==> design/flow/config.mk <==
export PLATFORM = sky130hd
export DESIGN_NAME = cordic
export DESIGN_NICKNAME = cordic
export VERILOG_FILES = /design/flow/design.v
export SDC_FILE = /design/flow/constraint.sdc
export NUM_CORES = 4
export LEC_CHECK = 0
export CAP_MARGIN = 20
export CORE_MARGIN = 2
export CORE_UTILIZATION = 64
export SLEW_MARGIN = 20
==> design/flow/constraint.sdc <==
create_clock -name core_clock -period 2.14 [get_ports {clk}]
set_input_delay 0.4280 -clock core_clock [delete_from_list [all_inputs] [get_ports {clk}]]
set_output_delay 0.4280 -clock core_clock [all_outputs]
set_load 0.01 [all_outputs]
==> design/flow/design.v <==
module cordic(clk, angle, sine, cosine);
  input clk;
  input signed [31:0] angle;  
  output signed [15:0] sine;  
  output signed [15:0] cosine;
  reg signed [15:0] x [0:12];
  reg signed [15:0] y [0:12];
  reg signed [31:0] z [0:12];
  parameter scaling_factor = 19896;  
  wire [1:0] sector;
  assign sector = angle[31:30];
  assign sine = y[12];
  assign cosine = x[12];
  wire signed [31:0] theta [0:12];
  assign theta [ 0] = 'h20000000;   
  assign theta [ 1] = 'h12E4051D;   
  assign theta [ 2] = 'h9FB385B;    
  assign theta [ 3] = 'h51111D4;    
  assign theta [ 4] = 'h28B0D43;    
  assign theta [ 5] = 'h145D7E1;    
  assign theta [ 6] = 'hA2F61E;     
  assign theta [ 7] = 'h517C55;     
  assign theta [ 8] = 'h28BE53;     
  assign theta [ 9] = 'h145F2E;     
  assign theta [10] = 'hA2F98;      
  assign theta [11] = 'h517CC;      
  assign theta [12] = 'h28BE6;      
  always @(posedge clk)
  begin 
    if (sector == 2'b00) begin
	  x[0] <= scaling_factor;
      y[0] <= 0;
      z[0] <= angle;      
    end
    else if  (sector == 2'b11) begin
	  x[0] <= scaling_factor;
      y[0] <= 0;
      z[0] <= angle;      
    end      
    else if (sector == 2'b01) begin
      x[0] <= -0;
      y[0] <= scaling_factor;
      z[0] <= {2'b00,angle[29:0]};      
    end
    else if (sector == 2'b10) begin
      x[0] <= 0;
      y[0] <= -scaling_factor;
      z[0] <= {2'b11,angle[29:0]};
    end
  end
  genvar i;
  generate
    for (i=0; i<13; i=i+1)
      begin
        wire sgn; 
	assign sgn = z[i][31];  
	wire signed [15:0] xnew, ynew;
        assign xnew = x[i] >>> i;  
        assign ynew = y[i] >>> i;
        always @(posedge clk)
          begin
            if (sgn==1)
              begin
                x[i+1] <= x[i]+ynew;
                y[i+1] <= y[i]-xnew;
                z[i+1] <= z[i]+theta[i];
              end
            else
              begin
                x[i+1] <= x[i]-ynew;
                y[i+1] <= y[i]+xnew;
                z[i+1] <= z[i]-theta[i];
              end
          end
      end
  endgenerate
endmodule
==> design/flow/run.sh <==
#!/bin/bash
# the make line also repeats each setting of config.mk as NAME=value (left out here)
make -C /OpenROAD-flow-scripts/flow DESIGN_CONFIG=/design/flow/config.mk WORK_HOME=/design/flow/orfs CLKGATE_MAP_FILE= finish
==> flow_summary_export.csv, run 1 <==
group,metric,value,unit
status,status,"did not finish",
status,last-stage-reached,"global routing (5_1_grt)",
status,toolErrorMsg,"[ERROR GRT-0116] Global routing finished with congestion. Check the congestion regions in the DRC Viewer.",
yosys,netlist_area,0.04661,mm2
placed_design,pre_cts_slack,-1134,ps
clocking,cts.htree.levels,3,
yosys,portion_of_synthesized_cell_area_occupied_by_the_leading_cell_type,31.10,%
floorplanning,die_height,273.9,um
yosys,ys_dominant_reg_cell,"dfxtp_1",
yosys,synth-edff-count,0,
yosys,synth.cellmix.xorXnorShare,13.42,%
yosys,ys_types,83,
placed_design,placed_cells_incl_taps,7766,
yosys,compound_area_share,19.74,%
yosys,ys_top_cells_by_area,"dfxtp_1, ha_1, xnor2_1, a21oi_1, xor2_1",
placed_design,place_hpwl,101.9,mm
yosys,netlist_instances,5156,
floorplanning,core_area,0.07173,mm2
floorplanning,die_x,273.9,um
placed_design,place.gp.congestion,0.9330,
yosys,ys_sh_mux,1.052,%
yosys,adder_share,20.22,%
yosys,simple_logic_cell_fraction_of_the_synthesized_area,11.69,%
yosys,yosysTopAreaCell,"dfxtp_1",
floorplanning,floorplan_stage_core_utilization,64.97,%
yosys,synth.avg_cell_area,9.039,um2
yosys,yosys-top-cells-count,"dfxtp_1, ha_1, a21oi_1",
floorplanning,floorplan.die_area,0.07500,mm2
clocking,cts_buffer_depth,3,
yosys,synth_warnings,4,
yosys,yosys-stat-cells,5156,
global_routing,track_usage,66.02,%
yosys,ys_top_logic_family,"adder cells",
yosys,synth_top_cell_by_count,"dfxtp_1",
yosys,postSynthSeqShare,31.10,%
yosys,yosysChipArea,0.04661,mm2
placed_design,port-buffer-count,64,
clocking,cts_made_buffers,79,
yosys,postSynth.asyncResetShare,0,%
placed_design,cell_area_after_placement,0.06286,mm2
clocking,tritoncts_num_sinks,724,
yosys,numSynthFlops,724,
global_routing,grt_overflow,12,
clocking,clock_tree.root_cell,"clkbuf_16",
floorplanning,total_i_o_pin_count,65,
floorplanning,core.rowCount,98,
yosys,syn_nets,5921,
-- metrics by stage --
step           hold WS [ps]  TNS, ps  util (%)
4_1_cts               213.4  -197650     96.31
3_5_place_dp          312.1  -199440     87.63
3_3_place_gp          310.2  -169200     87.63
2_1_floorplan         309.6  -181290         -
-- repair_timing --
action                     CTS
hold buffers                 0
resized                    426
setup endpoints to repair  433
pin swaps                  335
cloned                       3
buffers inserted           202
-- per-layer routing --
| metal | global-route usage [%] | GRT overflow |
|---|---|---|
| met5 | 14.12 | 0 |
| met4 | 72.17 | 10 |
| met3 | 41.54 | 1 |
| met2 | 92.47 | 1 |
| met1 | 61.57 | 0 |
==> run 2, diff against run 1 <==
- ABC_AREA: unset -> 1
- CORE_ASPECT_RATIO: unset -> 0.5
- CORE_UTILIZATION: 64 -> 72
- CTS_CLUSTER_DIAMETER: unset -> 212
- CTS_CLUSTER_SIZE: unset -> 96
- PLACE_DENSITY: unset -> 0.4
- SETUP_SLACK_MARGIN: unset -> 0.78
- clock period: 2.14 -> 2.74 ns (I/O delays scaled with it)
==> flow_summary_export.csv, run 2 <==
group,metric,value,unit
yosys,netlist_area,0.05922,mm2
placed_design,port-buffer-count,64,
global_routing,track_usage,98.83,%
yosys,postSynth.asyncResetShare,0,%
yosys,compound_area_share,8.797,%
floorplanning,die_height,206.8,um
status,last-stage-reached,"global routing (5_1_grt)",
clocking,cts.htree.levels,1,
placed_design,pre_cts_slack,185.5,ps
yosys,portion_of_synthesized_cell_area_occupied_by_the_leading_cell_type,24.47,%
yosys,postSynthSeqShare,24.47,%
yosys,simple_logic_cell_fraction_of_the_synthesized_area,32.97,%
yosys,yosysTopAreaCell,"dfxtp_1",
yosys,synth_warnings,4,
yosys,numSynthFlops,724,
clocking,cts_buffer_depth,3,
yosys,yosysChipArea,0.05922,mm2
yosys,adder_share,15.91,%
yosys,ys_sh_mux,0.03380,%
yosys,synth.avg_cell_area,6.454,um2
placed_design,place_hpwl,116.8,mm
yosys,netlist_instances,9176,
yosys,synth-edff-count,0,
placed_design,place.gp.congestion,1.016,
yosys,synth.cellmix.xorXnorShare,8.233,%
yosys,yosys-top-cells-count,"nand2_1, inv_1, nor2_1",
yosys,ys_types,52,
floorplanning,floorplan.die_area,0.08471,mm2
clocking,tritoncts_num_sinks,724,
clocking,cts_made_buffers,11,
yosys,syn_nets,9941,
yosys,ys_dominant_reg_cell,"dfxtp_1",
global_routing,grt_overflow,6024,
floorplanning,core.rowCount,74,
floorplanning,total_i_o_pin_count,65,
status,status,"did not finish",
clocking,clock_tree.root_cell,"clkbuf_16",
status,toolErrorMsg,"[ERROR GRT-0232] Routing congestion too high. Check the congestion heatmap in the GUI.",
floorplanning,floorplan_stage_core_utilization,72.60,%
clocking,post_cts_hold_buffer_count,0,
yosys,ys_top_logic_family,"simple AND/OR/NAND/NOR gates",
floorplanning,die_x,409.6,um
yosys,ys_top_cells_by_area,"dfxtp_1, nand2_1, ha_1, inv_1, xor2_1",
yosys,yosys-stat-cells,9176,
yosys,synth_top_cell_by_count,"nand2_1",
floorplanning,core_area,0.08157,mm2
placed_design,placed_cells_incl_taps,10340,
-- run 2: per-layer routing --
| layer | global-route usage, % | overflow |
|---|---|---|
| met1 | 87.57 | 120 |
| met2 | 126.3 | 4510 |
| met3 | 79.23 | 127 |
| met4 | 113.0 | 1240 |
| met5 | 60.96 | 27 |
-- run 2: what timing repair did --
item / CTS
gates resized: 2059
endpoints found under the setup margin: 531
setup buffers: 406
pin swaps: 792
gates cloned: 17
-- run 2: metrics by stage --
stage               utilization [%]  instance area, um2
floorplan                         -               60640
global placement              76.71               62570
detailed placement            76.71               62570
CTS                           92.37               75350
==> run 3, diff against run 2 <==
- ABC_AREA: 1 -> unset
- CORE_ASPECT_RATIO: 0.5 -> 0.84
- CTS_CLUSTER_DIAMETER: 212 -> unset
- CTS_CLUSTER_SIZE: 96 -> 43
- GPL_ROUTABILITY_DRIVEN: unset -> 1
- PLACE_DENSITY: 0.4 -> 0.64
- SETUP_SLACK_MARGIN: 0.78 -> -0.23
- SLEW_MARGIN: 20 -> 40
- clock period: 2.74 -> 2.94 ns (I/O delays scaled with it)
==> flow_summary_export.csv, run 3 <==
group,metric,value,unit
status,status,"failed layout checks",
status,violations,"setup timing",
yosys,yosysChipArea,0.04661,mm2
run,warning_count,74,
setup_path,criticalPathCategory,"flop to flop",
placed_design,port-buffer-count,64,
setup_path,startpoint,"x[3][7]",
floorplanning,core.rowCount,85,
route,ant_nets,0,
setup_path,critical_path.max_fanout,4,
yosys,numSynthFlops,724,
setup_path,worst_path_max_delay_cell,"nor3_1",
sta,final.min_clock_period,3554,ps
route,drtPass1Iterations,8,
yosys,ys_sh_mux,1.052,%
sta,maxClockFrequency,0.2814,GHz
clocking,worst_skew_pair.late_latency,660,ps
global_routing,track_usage,34.68,%
yosys,ys_top_cells_by_area,"dfxtp_1, ha_1, xnor2_1, a21oi_1, xor2_1",
final_layout,finish.instance_area,0.05830,mm2
placed_design,place_hpwl,84.52,mm
yosys,ys_types,83,
yosys,netlist_area,0.04661,mm2
yosys,netlist_instances,5156,
final_layout,syn_to_final_growth,25.09,%
sta,hold_violations_final,0,
worst_hold_path,worstHoldPathCells,0,
final_layout,final_nets,6737,
setup_path,worstPathRequired,3500,ps
global_routing,wire_length_of_the_first_global_routing_pass,193.8,mm
setup_path,cp_top_family,"simple AND/OR/NAND/NOR gates",
yosys,yosys-stat-cells,5156,
yosys,compound_area_share,19.74,%
yosys,postSynthSeqShare,31.10,%
setup_path,rr_worst_depth,13,
floorplanning,core_area,0.06402,mm2
setup_path,timing.critical_path.arrival,4110,ps
worst_hold_path,hold_path.class,"flop to flop",
placed_design,place.gp.congestion,0.9335,
sta,remaining_max_slew_budget_at_the_tightest_pin,41.86,%
global_routing,grt_antenna_before_repair,0,
yosys,synth.avg_cell_area,9.039,um2
yosys,yosysTopAreaCell,"dfxtp_1",
route,avgRoutedWirePerCell,20.15,um
sta,worst_slew_pin_slew,870.9,ps
sta,fin_crit_sh,120.9,%
yosys,portion_of_synthesized_cell_area_occupied_by_the_leading_cell_type,31.10,%
yosys,adder_share,20.22,%
route,routed-via-count,43720,
yosys,simple_logic_cell_fraction_of_the_synthesized_area,11.69,%
floorplanning,die_x,281.6,um
sta,setup_tns,-24740,ps
setup_path,cp_num_buf_inv,0,
route,drcViolationCount,0,
yosys,ys_dominant_reg_cell,"dfxtp_1",
yosys,synth-edff-count,0,
setup_path,worstSetupEndpoint,"y[4][15]",
clocking,cts_tree,"built",
yosys,synth_warnings,4,
route,postRouteWirelength,139.0,mm
yosys,syn_nets,5921,
worst_hold_path,timing.hold.worst_endpoint,"z[1][23]",
floorplanning,floorplan_stage_core_utilization,72.79,%
sta,setup-violations-final,151,
yosys,ys_top_logic_family,"adder cells",
floorplanning,die_height,237.2,um
setup_path,slowest_stage_delay_on_critical_path,470,ps
run,reported_max_cap_violation_count,0,
setup_path,critical_path_depth,13,
setup_path,critical_path.endpoint_type,"flop",
setup_path,cp_startpoint_kind,"flop",
global_routing,grt_pass1_vias,41400,
sta,grt_setup_unrepaired,"yes",
sta,fin_skew,41.45,ps
sta,final_setup_margin,-613.7,ps
clocking,cts_made_buffers,75,
route,drt_iter0_markers,4198,
clocking,cts_buffer_depth,3,
clocking,cts.htree.levels,3,
route,post_drt_via_cell_ratio,6.337,
sta,finalMaxSlewViolations,0,
floorplanning,floorplan.die_area,0.06679,mm2
placed_design,cell_area_after_placement,0.05376,mm2
yosys,synth.cellmix.xorXnorShare,13.42,%
worst_hold_path,hold_wc_startpoint,"z[0][23]",
global_routing,grt_max_degree,34,
clocking,clock_tree.root_cell,"clkbuf_16",
setup_path,reg2reg_setup_slack,-610,ps
setup_path,rr_startpoint,"x[3][7]",
global_routing,grt_overflow,0,
clocking,post_cts_hold_buffer_count,0,
floorplanning,total_i_o_pin_count,65,
clocking,clkTransAtPathRegs,60,ps
yosys,yosys-top-cells-count,"dfxtp_1, ha_1, a21oi_1",
setup_path,crit-reg2reg-capture,"y[4][15]",
yosys,postSynth.asyncResetShare,0,%
yosys,synth_top_cell_by_count,"dfxtp_1",
setup_path,timing.critical_path.cells,"nor3_1, nand2_1, o21ai_2, o21ai_0, xnor2_1, ha_1, or2_2, a21oi_1, a31oi_2, nand4_1, nand4b_1, a21oi_2, xnor2_2",
clocking,tritoncts_num_sinks,724,
==> run 3: per-layer routing <==
metal	part of all wire (%)	routed length [um]	GRT usage, %	up-vias
met5	0	0	0	-
met4	7.0	9702	17.23	0
met1	37	51120	39.49	20290
met2	49	67710	62.67	2512
met3	7.6	10500	5.593	903
li1	-	-	-	20010
==> run 3: repair_timing <==
item,4_1_cts,5_1_grt
setup buffers,15,59
pin swaps,49,158
gates resized,96,251
endpoints found under the setup margin,39,106
cloned,0,1
==> run 3: area by class of cell <==
cell class | instances | area (um2)
sequential | 724 | 14550
fill | 2723 | 5725
timing repair buffer | 802 | 6334
clock buffer | 97 | 2102
tap | 870 | 1089
multi-input combinational | 4086 | 32700
clock inverter | 35 | 419.2
antenna | 1 | 2.502
inverter | 283 | 1095
==> run 3: metrics by stage <==
step / worst slack, ps / hold WS (ps) / cells / utilization [%]
5_1_grt: -591.5 / 330.9 / 6897 / 91.05
3_5_place_dp: -436.1 / 312.1 / 6701 / 83.97
6_report: -613.7 / 327.0 / 6898 / 91.06
2_1_floorplan: -427.7 / 309.6 / 5156 / -
3_3_place_gp: -344.9 / 310.4 / 6701 / 83.97
4_1_cts: -260.3 / 327.1 / 6845 / 88.62
==> run 4, diff against run 3 <==
- CELL_PAD_IN_SITES_DETAIL_PLACEMENT: unset -> 0
- CELL_PAD_IN_SITES_GLOBAL_PLACEMENT: unset -> 0
- CORE_ASPECT_RATIO: 0.84 -> unset
- CORE_MARGIN: 2 -> 10
- CORE_UTILIZATION: 72 -> 20
- CTS_CLUSTER_SIZE: 43 -> unset
- GPL_ROUTABILITY_DRIVEN: 1 -> 0
- PLACE_DENSITY: 0.64 -> unset
- PLACE_DENSITY_LB_ADDON: unset -> 0.28
- SETUP_SLACK_MARGIN: -0.23 -> 1.37
- clock period: 2.94 -> 5.33 ns (I/O delays scaled with it)
==> flow_summary_export.csv, run 4 <==
group,metric,value,unit
global_routing,wire_length_of_the_first_global_routing_pass,169.5,mm
sta,setup_tns,0,ps
placed_design,placed_cells_incl_taps,8216,
route,n_antenna_cell,0,
setup_path,timing.critical_path.arrival,4360,ps
clocking,cts_buffer_depth,3,
worst_hold_path,hold_path.class,"flop to flop",
final_layout,final_nets,6023,
yosys,ys_dominant_reg_cell,"dfxtp_1",
yosys,postSynthSeqShare,31.10,%
yosys,syn_nets,5921,
setup_path,path_common_cell,"a211oi_1",
global_routing,grt_overflow,0,
sta,finalHoldWorstSlack,325.4,ps
route,drcViolationCount,0,
setup_path,worst_path_max_delay_cell,"fa_1",
worst_hold_path,worstHoldPathCells,0,
worst_hold_path,hold_wc_startpoint,"z[0][22]",
final_layout,syn_to_final_growth,15.38,%
clocking,clkTransAtPathRegs,60,ps
route,ant_nets,0,
setup_path,critical_path.endpoint_type,"flop",
setup_path,worstPathRequired,5920,ps
route,routed-via-count,34380,
floorplanning,total_i_o_pin_count,65,
yosys,netlist_area,0.04661,mm2
final_layout,layoutNonFillerInstCount,8364,
setup_path,slowest_stage_delay_on_critical_path,610,ps
yosys,ys_types,83,
floorplanning,core.rowCount,177,
floorplanning,core_area,0.2323,mm2
placed_design,port-buffer-count,64,
yosys,yosys-stat-cells,5156,
yosys,synth-edff-count,0,
global_routing,grt_pass1_vias,34760,
sta,hold_violations_final,0,
yosys,synth_warnings,4,
floorplanning,die_x,502.7,um
global_routing,grt_max_degree,40,
clocking,cts_made_buffers,81,
floorplanning,die_height,502.7,um
yosys,netlist_instances,5156,
yosys,synth.avg_cell_area,9.039,um2
setup_path,rr_startpoint,"z[4][31]",
clocking,cts_tree,"built",
yosys,ys_top_cells_by_area,"dfxtp_1, ha_1, xnor2_1, a21oi_1, xor2_1",
worst_hold_path,timing.hold.worst_endpoint,"z[1][22]",
yosys,yosysTopAreaCell,"dfxtp_1",
yosys,synth_top_cell_by_count,"dfxtp_1",
placed_design,place_hpwl,80.27,mm
setup_path,crit-reg2reg-capture,"z[5][30]",
sta,worst_slew_pin_slew,806.8,ps
floorplanning,floorplan_stage_core_utilization,20.06,%
sta,maxClockFrequency,0.2650,GHz
yosys,simple_logic_cell_fraction_of_the_synthesized_area,11.69,%
route,avgRoutedWirePerCell,11.98,um
yosys,numSynthFlops,724,
clocking,post_cts_hold_buffer_count,0,
sta,remaining_max_slew_budget_at_the_tightest_pin,45.48,%
setup_path,startpoint,"z[4][31]",
yosys,yosysChipArea,0.04661,mm2
sta,final.min_clock_period,3773,ps
setup_path,timing.critical_path.cells,"clkinvlp_4, fa_1, nor2b_1, o31ai_1, a211oi_1, o211ai_1, a211oi_1, a21oi_1, o311ai_1, a31oi_1, o21bai_1, xor2_1",
yosys,portion_of_synthesized_cell_area_occupied_by_the_leading_cell_type,31.10,%
global_routing,grt_antenna_before_repair,0,
yosys,synth.cellmix.xorXnorShare,13.42,%
setup_path,cp_startpoint_kind,"flop",
yosys,ys_sh_mux,1.052,%
clocking,tritoncts_num_sinks,724,
setup_path,reg2reg_setup_slack,1560,ps
clocking,cts.htree.levels,3,
setup_path,critical_path_depth,12,
route,postRouteWirelength,100.2,mm
global_routing,track_usage,7.774,%
clocking,worst_skew_pair.late_latency,670,ps
clocking,clock_tree.root_cell,"clkbuf_16",
yosys,adder_share,20.22,%
sta,setup-violations-final,0,
yosys,postSynth.asyncResetShare,0,%
yosys,ys_top_logic_family,"adder cells",
yosys,yosys-top-cells-count,"dfxtp_1, ha_1, a21oi_1",
status,status,"no timing/DRC/antenna violations",
route,post_drt_via_cell_ratio,4.111,
setup_path,critical_path.max_fanout,21,
sta,grt_setup_unrepaired,"yes",
setup_path,criticalPathCategory,"flop to flop",
setup_path,cp_num_buf_inv,1,
sta,fin_skew,25.14,ps
setup_path,cp_top_family,"AND-OR/OR-AND gates",
yosys,compound_area_share,19.74,%
run,warning_count,68,
route,drtPass1Iterations,5,
route,drt_iter0_markers,1536,
setup_path,rr_worst_depth,12,
setup_path,worstSetupEndpoint,"z[5][30]",
floorplanning,floorplan.die_area,0.2527,mm2
run,reported_max_cap_violation_count,0,
sta,finalMaxSlewViolations,0,
sta,fin_crit_sh,70.80,%
## run 4: through the flow
step | worst slack, ps | instance area (um2) | util, %
2_1_floorplan | 1447 | 46610 | -
3_3_place_gp | 1252 | 50940 | 21.93
3_5_place_dp | 1112 | 50950 | 21.93
4_1_cts | 1478 | 53720 | 23.12
5_1_grt | 1263 | 53780 | 23.15
6_report | 1557 | 53780 | 23.15
## run 4: metal layers
layer / up-vias / wire length [um] / track usage (%)
met2: 396 / 44970 / 13.06
met3: 196 / 2842 / 1.291
met5: - / 0 / 0
li1: 18550 / - / -
met1: 15240 / 49100 / 10.05
met4: 0 / 3252 / 2.660
## run 4: cell type report
type	count	area, um2
Clock buffer	114	2333
Clock inverter	32	432.9
Fill cell	25110	178500
Inverter	283	1070
Multi-Input combinational cell	4086	30850
Sequential cell	724	14500
Tap cell	3043	3807
Timing Repair Buffer	82	775.7
## run 4: what timing repair did
action / CTS / global route
resized: 1 / 10
buffers inserted: 0 / 2
endpoints found under the setup margin: 7 / 19
==> run 5, diff against run 4 <==
- ABC_AREA: unset -> 0
- CAP_MARGIN: 20 -> 30
- CELL_PAD_IN_SITES_DETAIL_PLACEMENT: 0 -> unset
- CELL_PAD_IN_SITES_GLOBAL_PLACEMENT: 0 -> 2
- CORE_ASPECT_RATIO: unset -> 0.57
- CORE_UTILIZATION: 20 -> 29
- CTS_CLUSTER_SIZE: unset -> 55
- GPL_TIMING_DRIVEN: unset -> 1
- MIN_ROUTING_LAYER: unset -> met2
- PLACE_DENSITY_LB_ADDON: 0.28 -> 0.22
- SETUP_SLACK_MARGIN: 1.37 -> 1.77
- SLEW_MARGIN: 40 -> 0
- TNS_END_PERCENT: unset -> 5
- clock period: 5.33 -> 6.06 ns (I/O delays scaled with it)
==> flow_summary_export.csv, run 5 <==
group,metric,value,unit
status,status,"failed layout checks",
status,violations,"DRC",
worst_hold_path,hold_wc_startpoint,"z[0][25]",
floorplanning,die_height,322.7,um
placed_design,port-buffer-count,64,
setup_path,reg2reg_setup_slack,1710,ps
yosys,netlist_area,0.04661,mm2
floorplanning,die_x,551.0,um
yosys,simple_logic_cell_fraction_of_the_synthesized_area,11.69,%
yosys,postSynthSeqShare,31.10,%
yosys,ys_top_cells_by_area,"dfxtp_1, ha_1, xnor2_1, a21oi_1, xor2_1",
route,avgRoutedWirePerCell,18.74,um
worst_hold_path,timing.hold.worst_endpoint,"z[1][25]",
sta,setup_tns,0,ps
setup_path,cp_startpoint_kind,"flop",
route,routed-via-count,51310,
yosys,synth_top_cell_by_count,"dfxtp_1",
sta,fin_skew,30.00,ps
setup_path,critical_path.max_fanout,5,
setup_path,cp_num_buf_inv,1,
floorplanning,floorplan_stage_core_utilization,29.34,%
floorplanning,core_area,0.1588,mm2
placed_design,cell_area_after_placement,0.04986,mm2
clocking,cts_buffer_depth,3,
setup_path,rr_startpoint,"y[11][11]",
yosys,syn_nets,5921,
route,post_drt_via_cell_ratio,6.844,
run,reported_max_cap_violation_count,0,
final_layout,final_nets,6040,
yosys,ys_top_logic_family,"adder cells",
sta,finalMaxSlewViolations,0,
floorplanning,floorplan.die_area,0.1778,mm2
floorplanning,core.rowCount,110,
yosys,yosysChipArea,0.04661,mm2
setup_path,crit-reg2reg-capture,"x[12][14]",
worst_hold_path,hold_path.class,"flop to flop",
sta,final.min_clock_period,4350,ps
setup_path,worstSetupEndpoint,"x[12][14]",
sta,grt_setup_unrepaired,"yes",
clocking,clkTransAtPathRegs,70,ps
setup_path,timing.critical_path.arrival,5030,ps
sta,hold_violations_final,0,
setup_path,worst_path_max_delay_cell,"dfxtp_1",
clocking,worst_skew_pair.late_latency,750,ps
yosys,ys_types,83,
setup_path,slowest_stage_delay_on_critical_path,620,ps
yosys,portion_of_synthesized_cell_area_occupied_by_the_leading_cell_type,31.10,%
yosys,ys_sh_mux,1.052,%
sta,fin_crit_sh,71.78,%
route,ant_nets,0,
setup_path,startpoint,"y[11][11]",
route,drcViolationCount,2,
clocking,cts_made_buffers,81,
sta,setup-violations-final,0,
worst_hold_path,worstHoldPathCells,0,
final_layout,finish.instance_area,0.05306,mm2
yosys,netlist_instances,5156,
global_routing,wire_length_of_the_first_global_routing_pass,216.3,mm
yosys,compound_area_share,19.74,%
setup_path,worstPathRequired,6740,ps
placed_design,place_hpwl,110.6,mm
setup_path,rr_worst_depth,15,
clocking,tritoncts_num_sinks,724,
clocking,clock_tree.root_cell,"clkbuf_16",
sta,worst_slew_pin_slew,1150,ps
yosys,synth-edff-count,0,
yosys,synth.avg_cell_area,9.039,um2
yosys,ys_dominant_reg_cell,"dfxtp_1",
setup_path,timing.critical_path.cells,"inv_1, ha_1, nor2_1, xor2_1, ha_1, a21o_1, a21oi_1, o21bai_1, a21oi_1, o21bai_1, a211o_1, o41ai_1, o21bai_1, a21oi_1, xnor2_1",
setup_path,cp_top_family,"AND-OR/OR-AND gates",
yosys,adder_share,20.22,%
sta,remaining_max_slew_budget_at_the_tightest_pin,23.20,%
setup_path,critical_path_depth,15,
yosys,synth.cellmix.xorXnorShare,13.42,%
yosys,yosys-stat-cells,5156,
yosys,numSynthFlops,724,
global_routing,grt_antenna_before_repair,7,
global_routing,grt_pass1_vias,59510,
global_routing,grt_overflow,0,
yosys,yosysTopAreaCell,"dfxtp_1",
global_routing,grt_max_degree,45,
route,postRouteWirelength,140.5,mm
yosys,synth_warnings,4,
final_layout,syn_to_final_growth,13.85,%
route,drtPass1Iterations,49,
sta,maxClockFrequency,0.2299,GHz
setup_path,criticalPathCategory,"flop to flop",
floorplanning,total_i_o_pin_count,65,
run,warning_count,68,
clocking,cts_tree,"built",
yosys,postSynth.asyncResetShare,0,%
setup_path,critical_path.endpoint_type,"flop",
yosys,yosys-top-cells-count,"dfxtp_1, ha_1, a21oi_1",
route,drt_iter0_markers,3626,
global_routing,track_usage,23.57,%
clocking,cts.htree.levels,3,
==> run 5: cell type report <==
| type | instances | area (um2) |
|---|---|---|
| well taps | 2128 | 2663 |
| repair buffers | 99 | 934.6 |
| multi-input cells | 4086 | 30840 |
| diodes | 29 | 72.57 |
| inverters | 283 | 1066 |
| clock inverters | 47 | 750.7 |
| clock buffers | 101 | 2233 |
| flip-flops and latches | 724 | 14500 |
| fillers | 16490 | 105800 |
==> run 5: metal layers <==
layer	GRT usage, %	wire length, um	part of all wire, %
met2	17.21	51280	36
met4	3.462	3526	2.5
met3	45.34	82170	58
met5	15.92	3517	2.5
met1	-	0	0
==> run 5: through the flow <==
stage,utilization [%],hold WS [ps],worst slack [ps],cells
finish,33.41,318.8,1710,7497
global route,33.38,322.2,1567,7478
CTS,33.28,320.8,1815,7459
detailed placement,31.39,312.8,1791,7311
global placement,31.38,315.0,1783,7308
floorplan,-,309.6,2177,5156
==> run 5: what timing repair did <==
| action | CTS | global route |
|---|---|---|
| hold endpoints to repair | 0 | 0 |
| hold buffers | 0 | 0 |
| setup endpoints to repair | 1 | 58 |
| setup buffers | 0 | 3 |
| gates resized | 1 | 11 |
